Setup of exp/lagoon:
## cnm_top
module cnm_top (
    input  logic               clk,
    input  logic               rst,
    input  logic               in_valid,
    input  logic signed [7:0]  rea,
    input  logic signed [7:0]  ima,
    input  logic signed [7:0]  req,
    input  logic signed [7:0]  imq,
    output logic               out_valid,
    output logic signed [15:0] rep,
    output logic signed [15:0] imp
);
clock: 7.0 ns
lec_check: 0
abc_area: 1
cap_margin: 20
core_aspect_ratio: 1.84
core_margin: 2
core_utilization: 64
cts_cluster_diameter: 203
cts_cluster_size: 100
place_density: 0.42
slew_margin: 20
tns_end_percent: 20
run.sh (not shown) runs the stock make flow with config.mk's settings and CLKGATE_MAP_FILE=.
exp/lagoon: PASS, flow complete, no timing, DRC or antenna violations
> inputs changed (exp/lagoon -> exp/yarrow)
- removing CTS_CLUSTER_DIAMETER (formerly 203)
- removing ABC_AREA (formerly 1)
- removing PLACE_DENSITY (formerly 0.42)
- changing CORE_UTILIZATION from 64 to 45
- removing CTS_CLUSTER_SIZE (formerly 100)
- removing CORE_ASPECT_RATIO (formerly 1.84)
- removing TNS_END_PERCENT (formerly 20)
- changing the clock period (ns, I/O delays scaled along) from 7.0 to 6.85
[summary]
- Diff exp/lagoon -> exp/yarrow: buffer-and-inverter tally for the worst setup path now smaller; synthesis-to-finish area growth now larger; total routed wirelength now smaller; slew at the pin closest to its max-slew limit now larger; final area now larger.
- Y dimension of the die: exp/yarrow vs exp/lagoon down about 16%
#### Input delta (exp/harbor over exp/yarrow)
- putting CTS_CLUSTER_DIAMETER at 41 where nothing was set
- swapping 45 for 66 in CORE_UTILIZATION
- putting ABC_AREA at 1 where nothing was set
- putting CTS_CLUSTER_SIZE at 71 where nothing was set
- swapping 6.85 for 6.54 in the clock period (ns, I/O delays scaled along)
Notes after the runs:
- Clock skew down 0.011 ns in exp/harbor wrt exp/yarrow
- exp/harbor ended with less wire length per cell than exp/yarrow.
- Flop share of the area in exp/harbor is 0.22 points higher than in exp/yarrow
- Summary of the comparison: fraction of synthesized cell area in xor and xnor cells is lower in exp/harbor, relative to exp/yarrow.
- exp/yarrow → exp/harbor: worst slack at placement went down by 0.056 ns; aoi/oai-family share of the synthesized area went down by 6.5 points; critical path depth went up by 8; cell area went down by 560 um2.
## Diff of input files: exp/quartz against exp/harbor
- swapping 66 for 40 in CORE_UTILIZATION
- clearing ABC_AREA, which used to be 1
- clearing CTS_CLUSTER_SIZE, which used to be 71
- clearing CTS_CLUSTER_DIAMETER, which used to be 41
- swapping 6.54 for 7.0 in the clock period (ns, I/O delays scaled along)
--- outcome ---
Compared with exp/harbor, in exp/quartz routed length on met1 shows a reduction of 4.1%; max capacitance violation total shows no meaningful change; number of nets at floorplan shows a reduction of about 20%.
The higher multiplexer area fraction after synthesis of exp/harbor and exp/quartz is in exp/quartz.

---

Starting RTL as in the previous note.
clock: 3.06 ns
lec_check: 0
abc_area: 0
cap_margin: 40
core_margin: 2
core_utilization: 72
cts_cluster_diameter: 394
cts_cluster_size: 98
setup_slack_margin: 0.89
slew_margin: 20
tns_end_percent: 5
The first run aborted during clock tree synthesis.
==> next run, changes <==
==> flow/config.mk (replaced) <==
export PLATFORM = sky130hd
export DESIGN_NAME = cnm_top
export DESIGN_NICKNAME = cnm_top
export VERILOG_FILES = /design/flow/design.v
export SDC_FILE = /design/flow/constraint.sdc
export NUM_CORES = 4
export LEC_CHECK = 0
export CAP_MARGIN = 20
export CORE_MARGIN = 2
export CORE_UTILIZATION = 66
export CTS_CLUSTER_DIAMETER = 41
export SLEW_MARGIN = 20
==> flow/constraint.sdc (replaced) <==
create_clock -name core_clock -period 6.54 [get_ports {clk}]
set_input_delay 1.3080 -clock core_clock [delete_from_list [all_inputs] [get_ports {clk}]]
set_output_delay 1.3080 -clock core_clock [all_outputs]
set_load 0.01 [all_outputs]
This time the run finished but failed the layout checks on negative setup slack.
Area after synthesis stays the same.
Die area went up by 8.8%.
Synthesized cell count does not change.
==> next run, changes <==
--- a/flow/config.mk
+++ b/flow/config.mk
@@ -7,0 +8 @@
+export ABC_AREA = 1
@@ -8,0 +10 @@
+export CORE_ASPECT_RATIO = 0.5
@@ -11 +13,3 @@
-export CTS_CLUSTER_DIAMETER = 41
+export CTS_CLUSTER_DIAMETER = 203
+export CTS_CLUSTER_SIZE = 100
+export PLACE_DENSITY = 0.42
==> flow/constraint.sdc (replaced) <==
create_clock -name core_clock -period 7.0 [get_ports {clk}]
set_input_delay 1.4000 -clock core_clock [delete_from_list [all_inputs] [get_ports {clk}]]
set_output_delay 1.4000 -clock core_clock [all_outputs]
set_load 0.01 [all_outputs]
Effect: This time the run passed the timing, design-rule and antenna checks; final area came out lower by 11%; maximum frequency came out higher by 16%; die area came out higher by 9.2%; via count came out lower by 7.2%; sequential share of layout area came out higher by 0.91 points.
==> next run, changes <==
--- a/flow/config.mk
+++ b/flow/config.mk
@@ -8 +7,0 @@
-export ABC_AREA = 1
@@ -10 +8,0 @@
-export CORE_ASPECT_RATIO = 0.5
@@ -12,4 +10,3 @@
-export CORE_UTILIZATION = 66
-export CTS_CLUSTER_DIAMETER = 203
-export CTS_CLUSTER_SIZE = 100
-export PLACE_DENSITY = 0.42
+export CORE_UTILIZATION = 40
+export CTS_CLUSTER_SIZE = 84
+export SETUP_SLACK_MARGIN = 0.07
After rerunning: The new run finished clean; die area went up by about 50%; setup slack is worse by 0.078 ns; first-iteration DRC count went down by about 40%; final cell count went down by about 12%; clock-buffer cell count went up by 3; routed wire length went down by about 0.8%.
==> next run, changes <==
--- a/flow/config.mk
+++ b/flow/config.mk
@@ -7,0 +8 @@
+export ABC_AREA = 1
@@ -8,0 +10 @@
+export CORE_ASPECT_RATIO = 1.84
@@ -10,3 +12,3 @@
-export CORE_UTILIZATION = 40
-export CTS_CLUSTER_SIZE = 84
-export SETUP_SLACK_MARGIN = 0.07
+export CORE_UTILIZATION = 66
+export CTS_CLUSTER_DIAMETER = 203
+export CTS_CLUSTER_SIZE = 100
The changed run produced a clean layout.
Final area shrinks by 3.6%.
Synthesized cell count increases by 32%.
Clock-buffer cell count rose by 2.
Core utilization is higher by 23 points.
Die area shrinks by 33%.
Flip-flop count stays the same.
Fmax hardly moves.
Routed wire length went up by 5.8%.
Worst setup slack hardly moves.
==> next run, changes <==
--- a/flow/config.mk
+++ b/flow/config.mk
@@ -10 +9,0 @@
-export CORE_ASPECT_RATIO = 1.84
@@ -12,4 +11,7 @@
-export CORE_UTILIZATION = 66
-export CTS_CLUSTER_DIAMETER = 203
-export CTS_CLUSTER_SIZE = 100
-export SLEW_MARGIN = 20
+export CORE_UTILIZATION = 17
+export CTS_CLUSTER_DIAMETER = 181
+export CTS_CLUSTER_SIZE = 31
+export GPL_TIMING_DRIVEN = 0
+export PLACE_DENSITY_LB_ADDON = 0.16
+export SLEW_MARGIN = 35
+export TNS_END_PERCENT = 80
Effect: Cell area rose by about 13%. Area after synthesis stays the same. Clock skew rose by 0.0049 ns. First-iteration DRC count rose by about 6%. Via count fell by 1.6%. Final cell count rose by about 33%. Die area rose to 3.8 times its value. Global-route usage fell by 23 points. Worst setup slack improves by 0.039 ns. Critical path depth rose by 5.

---

Setup of job 5613:
The RTL this note starts from:
==> flow/design.v <==
module mult(y,a,b);  
	output logic [15:0] y;
	input  logic [7:0] a,b;
	logic [15:0] y_tmp;
	logic [7:0]  a_tmp;
	logic [7:0]  b_tmp;
	logic [14:0] c1;
	logic [10:0] c2;            
	logic [14:0] out1;
	logic [12:0] out2;
	logic [10:0] out3;
	logic [8:0]  out4;
	logic [14:0] m_temp0;
	logic [13:0] m_temp1;
	logic [12:0] m_temp2;
	logic [11:0] m_temp3;
	logic [10:0] m_temp4;
	logic [9:0]  m_temp5;
	logic [8:0]  m_temp6;
	logic [7:0]  m_temp7;
	always_comb
		begin
			if(a[7])
				begin
					a_tmp = ~a+1'b1;
					if(b[7])
						begin
							b_tmp = ~b+1'b1;
							y = y_tmp ;
						end
					else
						begin
							b_tmp = b;
							y = ~y_tmp+1'b1;
						end
				end
			else
				begin
					a_tmp = a;
					if(b[7])
						begin
							b_tmp = ~b+1'b1;
							y = ~y_tmp+1'b1;
						end
					else
						begin
							b_tmp = b;
							y = y_tmp;
						end
				end
		end
	always_comb
		begin
			out1 = m_temp0 + m_temp1;
			out2 = m_temp2 + m_temp3;
			out3 = m_temp4 + m_temp5;
			out4 = m_temp6 + m_temp7;
			c1   = out1    + out2;
			c2   = out3    + out4;
			y_tmp= c1      + c2;
		end
	always_comb
		begin		
			m_temp0[14:7] = b_tmp[7]?a_tmp:8'b00000000;
			m_temp0[6:0]  = 7'b0000000;
			m_temp1[13:6] = b_tmp[6]?a_tmp:8'b00000000;
			m_temp1[5:0]  = 6'b000000;
			m_temp2[12:5] = b_tmp[5]?a_tmp:8'b00000000;
			m_temp2[4:0]  = 5'b00000;
			m_temp3[11:4] = b_tmp[4]?a_tmp:8'b00000000;
			m_temp3[3:0]  = 4'b0000;
			m_temp4[10:3] = b_tmp[3]?a_tmp:8'b00000000;
			m_temp4[2:0]  = 3'b000;
			m_temp5[9:2]  = b_tmp[2]?a_tmp:8'b00000000;
			m_temp5[1:0]  = 2'b00;
			m_temp6[8:1]  = b_tmp[1]?a_tmp:8'b00000000;
			m_temp6[0]    = 1'b0;
			m_temp7       = b_tmp[0]?a_tmp:8'b00000000;
		end
endmodule
	module cnm(rep,imp,rea,ima,req,imq);  
	output logic signed[15:0] rep, imp;
	input  logic signed[7:0] rea, req, ima, imq;
	logic signed[15:0] y0,y1,y2,y3;
	mult reaXreq (.y(y0), .a(rea), .b(req));
	mult imaXimq (.y(y1), .a(ima), .b(imq));
	mult reaXimq (.y(y2), .a(rea), .b(imq));
	mult imaXreq (.y(y3), .a(ima), .b(req));
	always_comb
		begin
			rep = y0-y1;
			imp = y2+y3;
		end
endmodule
module cnm_top (
    input  logic               clk,
    input  logic               rst,
    input  logic               in_valid,
    input  logic signed [7:0]  rea,
    input  logic signed [7:0]  ima,
    input  logic signed [7:0]  req,
    input  logic signed [7:0]  imq,
    output logic               out_valid,
    output logic signed [15:0] rep,
    output logic signed [15:0] imp
);
    logic signed [7:0]  rea_r, ima_r, req_r, imq_r;
    logic               valid_r;
    logic signed [15:0] rep_c, imp_c;
    cnm cnm (.rep(rep_c), .imp(imp_c), .rea(rea_r), .ima(ima_r), .req(req_r), .imq(imq_r));
    always_ff @(posedge clk) begin
        rea_r <= rea;
        ima_r <= ima;
        req_r <= req;
        imq_r <= imq;
        rep   <= rep_c;
        imp   <= imp_c;
        if (rst) begin
            valid_r   <= 1'b0;
            out_valid <= 1'b0;
        end else begin
            valid_r   <= in_valid;
            out_valid <= valid_r;
        end
    end
endmodule
Settings: LEC_CHECK=0, CAP_MARGIN=5, CELL_PAD_IN_SITES_DETAIL_PLACEMENT=1, CORE_MARGIN=7, CORE_UTILIZATION=68, CTS_CLUSTER_SIZE=17, GPL_ROUTABILITY_DRIVEN=0, GPL_TIMING_DRIVEN=1, MAX_ROUTING_LAYER=met4, PLACE_DENSITY_LB_ADDON=0.01, SLEW_MARGIN=40, TNS_END_PERCENT=5; clock period 4.54 ns.
As the logs show, job 5613 stopped at 3_5_place_dp after a tool error, so it never reached the end of the flow.
Setup changes, job 5613 to job 9527
- clearing GPL_ROUTABILITY_DRIVEN, which used to be 0
- putting CTS_CLUSTER_DIAMETER at 170 where nothing was set
- swapping 1 for 0 in GPL_TIMING_DRIVEN
- swapping 5 for 20 in TNS_END_PERCENT
- swapping 1 for 0 in CELL_PAD_IN_SITES_DETAIL_PLACEMENT
- swapping 5 for 0 in CAP_MARGIN
- swapping 40 for 0 in SLEW_MARGIN
- swapping 68 for 61 in CORE_UTILIZATION
- putting ABC_AREA at 1 where nothing was set
- putting CORE_ASPECT_RATIO at 0.5 where nothing was set
- swapping 17 for 99 in CTS_CLUSTER_SIZE
- putting SETUP_SLACK_MARGIN at 1.17 where nothing was set
- putting HOLD_SLACK_MARGIN at -0.08 where nothing was set
- clearing MAX_ROUTING_LAYER, which used to be met4
--- outcome ---
- Measured against job 9527, the x dimension of the die of job 5613 comes out at 0.66 times the reference value.
- Relative to job 5613, count of cell types in the netlist decreased by about 26% in job 9527.
- In job 9527 the xor and xnor fraction of the mapped netlist area turned out 7.5 points lower than in job 5613.
- Job 9527 reports a higher overall chip area than job 5613 does.
- Synthesized cell count (job 9527 over job 5613): increase, about 30%
- Job 9527 finished all stages; layout check result: FAIL, due to setup timing.
> inputs changed (job 9527 -> job 5737)
- CTS_CLUSTER_DIAMETER: 170 -> 203
- CORE_UTILIZATION: 61 -> 66
- GPL_TIMING_DRIVEN: 0 -> unset
- SLEW_MARGIN: 0 -> 20
- CAP_MARGIN: 0 -> 20
- SETUP_SLACK_MARGIN: 1.17 -> unset
- CELL_PAD_IN_SITES_DETAIL_PLACEMENT: 0 -> unset
- PLACE_DENSITY_LB_ADDON: 0.01 -> unset
- HOLD_SLACK_MARGIN: -0.08 -> unset
- CTS_CLUSTER_SIZE: 99 -> 100
- CORE_MARGIN: 7 -> 8
- the clock period (ns, I/O delays scaled along): 4.54 -> 7.0
## What came out
Job 5737: all stages complete, timing, DRC and antenna checks passed
~same hold slack in job 9527 and job 5737
Global-route wire length before repair delta for job 5737 relative to job 9527: 7.4% lower
Lower minimum period implied by the final worst setup slack among job 9527 and job 5737: job 5737
Compared to job 9527, job 5737 has final wirelength 12% lower.
Modified inputs, job 1799 compared to job 5737
- changing CORE_MARGIN from 8 to 2
- changing CORE_ASPECT_RATIO from 0.5 to 1.84
- setting PLACE_DENSITY to 0.87 for the first time
Notes after the runs:
Job 1799 vs job 5737, critical path depth went up by 1. Of job 5737 and job 1799, the run reporting the lower time the worst path needs with I/O delays and setup was job 5737. Compared with job 5737, in job 1799 cell area neither gained nor lost much; layout overhead on the synthesized area lost 0.32 points.
diff inputs: job 1799 => job 415
- a change of CORE_UTILIZATION from 66 to 40
- a deleted TNS_END_PERCENT that had been 20
- a deleted CORE_ASPECT_RATIO that had been 1.84
- a deleted CTS_CLUSTER_SIZE that had been 100
- a deleted PLACE_DENSITY that had been 0.87
- a deleted CTS_CLUSTER_DIAMETER that had been 203
- a deleted ABC_AREA that had been 1
- a change of the clock period (ns, I/O delays scaled along) from 7.0 to 6.85
The post-layout utilization of the core of job 415 falls short of that of job 1799 by 22 points.
Against job 1799, job 415 reports a critical path depth that is lower.
Job 415 against job 1799; total length of routed wires is down by a few percent.
Going from job 1799 to job 415, setup TNS held, number of vias in the routed layout went down 2195, setup slack went down 0.15 ns, wire length of the first global-routing pass went down 5900 um.
[job 415] die size rose 11000 um^2 relative to job 1799
Run comparison: job 415 last element of the critical path rep[14]; job 1799 last element of the critical path imp[14]
Job 415 against job 1799; met3 wire length is down by more than a quarter.
Across both runs, filler cell count in the final layout was higher for job 415 than for job 1799.
Edits applied to the flow inputs when going from job 415 to job 7845:
- changing CORE_UTILIZATION from 40 to 66
- setting CTS_CLUSTER_SIZE to 22 for the first time
- setting ABC_AREA to 1 for the first time
- setting CTS_CLUSTER_DIAMETER to 228 for the first time
- setting SETUP_SLACK_MARGIN to 0.05 for the first time
- changing the clock period (ns, I/O delays scaled along) from 6.85 to 7.24
### Flow results
Number of gates resized after cts was higher in job 415 than in job 7845. Looking at final cell area excluding filler cells across both flows, job 7845 is the stronger of the two, with job 415 trailing. | xor and xnor area share after synthesis | job 7845 vs job 415 | 7.5 points lower |. The clock period minus worst slack reported for job 7845 is greater than that of job 415 by 0.070 ns. Cmp job 7845 and job 415 / count of standard-cell rows / lower: job 7845. Looking at capturing element of the worst setup path, the imp[14] result is from job 7845; the rep[14] one comes from job 415.
